==> flow/design.v (excerpt) <==
module datapath(output [6:0] display, days, output [3:0] segment, output am, pm, dblink, Sound, Vcc_out, input Next, Up, SetTime, SetAlarm, Snooze, Stop, Mute, Clr, Clk_sys);
clock: 10.6 ns
lec_check: 0
cap_margin: 35
core_margin: 2
core_utilization: 72
cts_cluster_diameter: 39
place_density: 0.64
setup_slack_margin: 0.13
slew_margin: 20
run.sh (not shown) runs the stock make flow with config.mk's settings and CLKGATE_MAP_FILE=.
Next try:
CAP_MARGIN = 20   (was 35)
CORE_UTILIZATION = 40   (was 72)
CTS_CLUSTER_DIAMETER = unset   (was 39)
PLACE_DENSITY = unset   (was 0.64)
SETUP_SLACK_MARGIN = unset   (was 0.13)
clock period = 8.42 ns   (was 10.6 ns; I/O delays follow)
Effect:
- power is higher by about a fifth
- wire length is lower by a few percent
- synthesized cell count stays the same
- cell count climbs by roughly a tenth
- design area fell slightly
- sequential share of layout area grows by 0.52 points
- first-iteration DRC count drops by about a fifth
- area after synthesis does not change
- via count came out lower by a few percent
Next try:
CELL_PAD_IN_SITES_GLOBAL_PLACEMENT = 1   (was unset)
CTS_CLUSTER_SIZE = 70   (was unset)
GPL_ROUTABILITY_DRIVEN = 0   (was unset)
clock period = 20.0 ns   (was 8.42 ns; I/O delays follow)
Sequential power drops by well over a third.
Die area stays the same.
Total power drops by well over a third.
Utilization climbs by 0.48 points.
Global-route usage climbs by 1.8 points.
Final cell count climbs slightly.
Cell area climbs slightly.
Next try:
CELL_PAD_IN_SITES_GLOBAL_PLACEMENT = unset   (was 1)
CORE_UTILIZATION = 66   (was 40)
CTS_CLUSTER_SIZE = 28   (was 70)
GPL_ROUTABILITY_DRIVEN = unset   (was 0)
clock period = 10.1 ns   (was 20.0 ns; I/O delays follow)
Sequential cell count stays the same.
Count of clock-buffer cells in the layout came out lower by 6.
Worst setup slack degrades by 8.1 ns.
Non-clock buffer count came out lower by 6.
Core utilization came out higher by 27 points.
Cell area came out lower by 3.0%.
Via count came out higher by 3.6%.
Area after synthesis stays the same.
Global-route usage came out higher by 10 points.
Worst hold slack improves by 0.0040 ns.
Total power came out higher by 87%.


Starting RTL as in the previous note.
==> flow/design.v (excerpt) <==
module datapath(output [6:0] display, days, output [3:0] segment, output am, pm, dblink, Sound, Vcc_out, input Next, Up, SetTime, SetAlarm, Snooze, Stop, Mute, Clr, Clk_sys);
==> flow/config.mk <==
export PLATFORM = sky130hd
export DESIGN_NAME = datapath
export DESIGN_NICKNAME = datapath
export VERILOG_FILES = /design/flow/design.v
export SDC_FILE = /design/flow/constraint.sdc
export NUM_CORES = 4
export LEC_CHECK = 0
export CAP_MARGIN = 20
export CELL_PAD_IN_SITES_DETAIL_PLACEMENT = 0
export CORE_MARGIN = 2
export CORE_UTILIZATION = 46
export GPL_ROUTABILITY_DRIVEN = 0
export PLACE_DENSITY = 0.54
export SLEW_MARGIN = 0
==> flow/constraint.sdc <==
create_clock -name core_clock -period 7.59 [get_ports {Clk_sys}]
set_input_delay 1.5180 -clock core_clock [delete_from_list [all_inputs] [get_ports {Clk_sys}]]
set_output_delay 1.5180 -clock core_clock [all_outputs]
set_load 0.01 [all_outputs]
Rerun with:
Settings changed: CELL_PAD_IN_SITES_DETAIL_PLACEMENT 0 to not set, CORE_UTILIZATION 46 to 58, GPL_ROUTABILITY_DRIVEN 0 to not set, PLACE_DENSITY 0.54 to not set, SLEW_MARGIN 0 to 20.
Clock period 7.59 ns to 8.42 ns, I/O delays scaled along.
Outcome: The changed run passed the timing, design-rule and antenna checks. Final area went down by about 1.7%. Utilization went up by 12 points. Global-route usage went up by 5.0 points.
Rerun with:
Settings changed: CORE_UTILIZATION 58 to 40.
Clock period 8.42 ns to 5.19 ns, I/O delays scaled along.
Hold slack is about the same; non-clock buffer count increases by 7; synthesized cell count is unchanged; via count barely changes; power rises by well over a third.
Rerun with:
Settings changed: CORE_UTILIZATION 40 to 66.
Clock period 5.19 ns to 13.4 ns, I/O delays scaled along.
First-iteration DRC count goes up by 28%.
Sequential share of layout area came out higher by 0.76 points.
Routed wire length went down by 2.3%.
Total power came out lower by 62%.
Register-to-register slack improved by 7.6 ns.
Die size falls by 39%.
Worst setup slack is better by 5.7 ns.
Design area is lower by 2.2%.
Sequential power came out lower by 62%.
No activity file was given, so power comes from the tool's default toggle rates.
